// layer
module layer #(
    parameter DATA_WIDTH = 8,                  
    parameter INPUT_SIZE = 28,                  
    parameter KERNEL_SIZE = 3,                
    parameter POOL_SIZE = 2,                    
    parameter STRIDE = 1,                          
    parameter ACTIVATION_TYPE = 1'b1,        
    parameter POOL_TYPE = 1'b1                     
)(
    input clk, global_rst, ce,
    input [DATA_WIDTH-1:0] myInput,
    input [KERNEL_SIZE*KERNEL_SIZE*DATA_WIDTH-1:0] weight,
    input [DATA_WIDTH-1:0] bias,
    output [DATA_WIDTH-1:0] data_out,
    output valid_op, 
    output end_op
);
    wire[DATA_WIDTH-1:0] conv_op;
    wire [DATA_WIDTH-1:0] act_op;
    wire valid_conv, end_conv;
    wire valid_pooling;
    assign valid_pooling = valid_conv && (!end_conv);
    convolver #(
        .DATA_WIDTH(DATA_WIDTH), 
        .INPUT_SIZE(INPUT_SIZE), 
        .KERNEL_SIZE(KERNEL_SIZE), 
        .STRIDE(STRIDE)
    ) conv(
        .clk(clk),
        .ce(ce),
        .global_rst(global_rst),
        .myInput(myInput),
        .weight(weight),
        .bias(bias),
        .conv_op(conv_op),
        .valid_conv(valid_conv),
        .end_conv(end_conv)
    );
    relu_activation #(.DATA_WIDTH(DATA_WIDTH)) relu_act(
        .data_in(conv_op),
        .data_out(act_op)
    );
    pooler #(
        .INPUT_SIZE(INPUT_SIZE-KERNEL_SIZE+1),
        .POOL_SIZE(POOL_SIZE), 
        .DATA_WIDTH(DATA_WIDTH), 
        .POOL_TYPE(POOL_TYPE)
    ) max_pooling(
        .clk(clk),
        .ce(valid_pooling),
        .master_rst(global_rst),
        .data_in(act_op),
        .data_out(data_out),
        .valid_op(valid_op),
        .end_op(end_op)
    );
endmodule
Size in the first run: ~740 flip-flops, about 100 I/O pins.
export LEC_CHECK = 0
export ABC_AREA = 1
export CAP_MARGIN = 20
export CELL_PAD_IN_SITES_DETAIL_PLACEMENT = 0
export CELL_PAD_IN_SITES_GLOBAL_PLACEMENT = 2
export CORE_ASPECT_RATIO = 1.88
export CORE_MARGIN = 6
export CORE_UTILIZATION = 21
export CTS_CLUSTER_SIZE = 44
export GPL_TIMING_DRIVEN = 1
export HOLD_SLACK_MARGIN = 0.3
export MAX_ROUTING_LAYER = met4
export MIN_ROUTING_LAYER = met1
export PLACE_DENSITY_LB_ADDON = 0.28
export SETUP_SLACK_MARGIN = 0.68
export SLEW_MARGIN = 25
export TNS_END_PERCENT = 30
create_clock -name core_clock -period 3.28 [get_ports {clk}]
run.sh (not shown) runs the stock make flow with config.mk's settings and CLKGATE_MAP_FILE=.
The baseline finished but fails on negative setup slack.
==> next run, changes <==
==> flow/config.mk (replaced) <==
export PLATFORM = sky130hd
export DESIGN_NAME = layer
export DESIGN_NICKNAME = layer
export VERILOG_FILES = /design/flow/design.v
export SDC_FILE = /design/flow/constraint.sdc
export NUM_CORES = 4
export LEC_CHECK = 0
export ABC_AREA = 0
export CAP_MARGIN = 20
export CELL_PAD_IN_SITES_DETAIL_PLACEMENT = 0
export CELL_PAD_IN_SITES_GLOBAL_PLACEMENT = 0
export CORE_MARGIN = 2
export CORE_UTILIZATION = 66
export CTS_CLUSTER_SIZE = 36
export GPL_TIMING_DRIVEN = 1
export MAX_ROUTING_LAYER = met4
export MIN_ROUTING_LAYER = met1
export SETUP_SLACK_MARGIN = 1.48
export SLEW_MARGIN = 20
==> flow/constraint.sdc (replaced) <==
create_clock -name core_clock -period 5.5 [get_ports {clk}]
set_input_delay 1.1000 -clock core_clock [delete_from_list [all_inputs] [get_ports {clk}]]
set_output_delay 1.1000 -clock core_clock [all_outputs]
set_load 0.01 [all_outputs]
What happened: The new run went through all stages and came out clean. Cell area went down by about a fifth. Setup slack is better by 1.7 ns. Power decreases by well over a third.
==> next run, changes <==
--- a/flow/config.mk
+++ b/flow/config.mk
@@ -12,8 +12,9 @@
 export CORE_MARGIN = 2
 export CORE_UTILIZATION = 66
+export CTS_CLUSTER_DIAMETER = 25
 export CTS_CLUSTER_SIZE = 36
 export GPL_TIMING_DRIVEN = 1
 export MAX_ROUTING_LAYER = met4
 export MIN_ROUTING_LAYER = met1
-export SETUP_SLACK_MARGIN = 1.48
+export SETUP_SLACK_MARGIN = 1.6
 export SLEW_MARGIN = 20
The changed run passed the timing, DRC and antenna checks; hold slack is better by 0.0098 ns; routed wire length went up by 7.2%; design area went up by 7.4%; register-to-register slack is better by 0.05 ns; worst setup slack is better by 0.22 ns; total power went up by 31%.

---

== run A ==
Starting RTL as in the previous note.
export LEC_CHECK = 0
export ABC_AREA = 0
export CAP_MARGIN = 20
export CELL_PAD_IN_SITES_DETAIL_PLACEMENT = 0
export CELL_PAD_IN_SITES_GLOBAL_PLACEMENT = 2
export CORE_ASPECT_RATIO = 1.88
export CORE_MARGIN = 6
export CORE_UTILIZATION = 21
export CTS_CLUSTER_SIZE = 44
export GPL_TIMING_DRIVEN = 0
export HOLD_SLACK_MARGIN = 0.3
export MAX_ROUTING_LAYER = met4
export MIN_ROUTING_LAYER = met1
export PLACE_DENSITY_LB_ADDON = 0.28
export SETUP_SLACK_MARGIN = 0.68
export SLEW_MARGIN = 25
export TNS_END_PERCENT = 30
create_clock -name core_clock -period 3.28 [get_ports {clk}]
Run A: complete, dirty (negative setup slack)
Modified inputs, run B compared to run A
# run A
export LEC_CHECK = 0
export ABC_AREA = 0
export CAP_MARGIN = 20
export CELL_PAD_IN_SITES_DETAIL_PLACEMENT = 0
export CELL_PAD_IN_SITES_GLOBAL_PLACEMENT = 2
export CORE_ASPECT_RATIO = 1.88
export CORE_MARGIN = 6
export CORE_UTILIZATION = 21
export CTS_CLUSTER_SIZE = 44
export GPL_TIMING_DRIVEN = 0
export HOLD_SLACK_MARGIN = 0.3
export MAX_ROUTING_LAYER = met4
export MIN_ROUTING_LAYER = met1
export PLACE_DENSITY_LB_ADDON = 0.28
export SETUP_SLACK_MARGIN = 0.68
export SLEW_MARGIN = 25
export TNS_END_PERCENT = 30
create_clock -name core_clock -period 3.28 [get_ports {clk}]
# run B
export LEC_CHECK = 0
export CAP_MARGIN = 20
export CORE_MARGIN = 2
export CORE_UTILIZATION = 40
export SLEW_MARGIN = 20
create_clock -name core_clock -period 5.0 [get_ports {clk}]
Results
- Run B has completed all stages; timing, DRC and antenna checks passed.
- Taking run A as the reference, in run B final hold slack increased 0.013 ns; post-route standard cell area excluding fillers decreased about 12%; worst setup slack moved up; area of the multi-input gates lost 9.3%.
- Run B vs. run A: count of port buffers added during placement went up by 16.
- Going from run A to run B, switching fraction of total power shrinks by 3.9 points.
- The synthesis-to-finish area growth reported for run B is smaller than that of run A by 15 points.
What run C does differently from run B at the input level:
# run B
export LEC_CHECK = 0
export CAP_MARGIN = 20
export CORE_MARGIN = 2
export CORE_UTILIZATION = 40
export SLEW_MARGIN = 20
create_clock -name core_clock -period 5.0 [get_ports {clk}]
# run C
export LEC_CHECK = 0
export CAP_MARGIN = 20
export CORE_MARGIN = 2
export CORE_UTILIZATION = 72
export CTS_CLUSTER_SIZE = 40
export PLACE_DENSITY = 0.37
export SETUP_SLACK_MARGIN = 0.3
export SLEW_MARGIN = 20
create_clock -name core_clock -period 3.43 [get_ports {clk}]
## What came out
What the final checks of run C revealed, after a flow that finished every stage, was a layout that fails on negative setup slack. Sort run B and run C by total global-route track usage, descending, and run C comes first. Largest net degree at the start of global routing ended up about 22% higher on run C than on run B. Changes observed in run C relative to run B: part of the power in the clock network shows a reduction of 5.8 points; sequential fraction of total cell area went down 2.4 points; design area rose about 7.5%. Row number of buffers added by the clock tree synthesis step: run C lower / run B higher. The synthesized netlist cell count on run C is in line with that on run B.
> inputs changed (run C -> run D)
# run C
export LEC_CHECK = 0
export CAP_MARGIN = 20
export CORE_MARGIN = 2
export CORE_UTILIZATION = 72
export CTS_CLUSTER_SIZE = 40
export PLACE_DENSITY = 0.37
export SETUP_SLACK_MARGIN = 0.3
export SLEW_MARGIN = 20
create_clock -name core_clock -period 3.43 [get_ports {clk}]
# run D
export LEC_CHECK = 0
export ABC_AREA = 1
export CAP_MARGIN = 20
export CORE_ASPECT_RATIO = 1.39
export CORE_MARGIN = 2
export CORE_UTILIZATION = 72
export CTS_CLUSTER_SIZE = 10
export PLACE_DENSITY_LB_ADDON = 0.12
export SETUP_SLACK_MARGIN = 0.32
export SLEW_MARGIN = 20
create_clock -name core_clock -period 1.08 [get_ports {clk}]
FAIL run D @ clock tree synthesis (4_1_cts): tool exited with error. Run D: placeable core region is about 5.6% higher than what run C reported. Changes observed in run D relative to run C: area share of xor/xnor cells in the synthesized design lost 3.2 points; post-synthesis instance total picked up an extra 1452; area of the mapped netlist picked up an extra 5.1%; synthesized-area fraction occupied by and/or/nand/nor cells picked up an extra 5.0 points; net count entering floorplan picked up an extra 1452. Taking run D as 1.0, run C lands at 0.830 on height of the die. Compare run C and run D | placed instance count lower: run C.
> inputs changed (run D -> run E)
# run D
export LEC_CHECK = 0
export ABC_AREA = 1
export CAP_MARGIN = 20
export CORE_ASPECT_RATIO = 1.39
export CORE_MARGIN = 2
export CORE_UTILIZATION = 72
export CTS_CLUSTER_SIZE = 10
export PLACE_DENSITY_LB_ADDON = 0.12
export SETUP_SLACK_MARGIN = 0.32
export SLEW_MARGIN = 20
create_clock -name core_clock -period 1.08 [get_ports {clk}]
# run E
export LEC_CHECK = 0
export ABC_AREA = 1
export CAP_MARGIN = 20
export CORE_MARGIN = 2
export CORE_UTILIZATION = 72
export CTS_CLUSTER_SIZE = 10
export PLACE_DENSITY = 0.39
export SETUP_SLACK_MARGIN = 0.32
export SLEW_MARGIN = 20
create_clock -name core_clock -period 1.08 [get_ports {clk}]
### Flow results
- The log for run E ends in global routing (5_1_grt) with error DPL-0038, so the run never completed.
- Diff run E..run D | register bit total from synthesis | unchanged
- Standard cell core area on run E is ahead of run D.
- Total number of placement rows (run E over run D): decrease, 16
- Taking run D as the reference, in run E count of library flops with an enable pin comparable; total instance count after detailed placement now larger.
- The post-place instance area on run D is in line with that on run E.
- The die area on run E is in line with that on run D.
- As far as cell area after synthesis goes, run D and run E are indistinguishable; the numbers are identical.
Power is estimated from default activity; no workload was simulated.
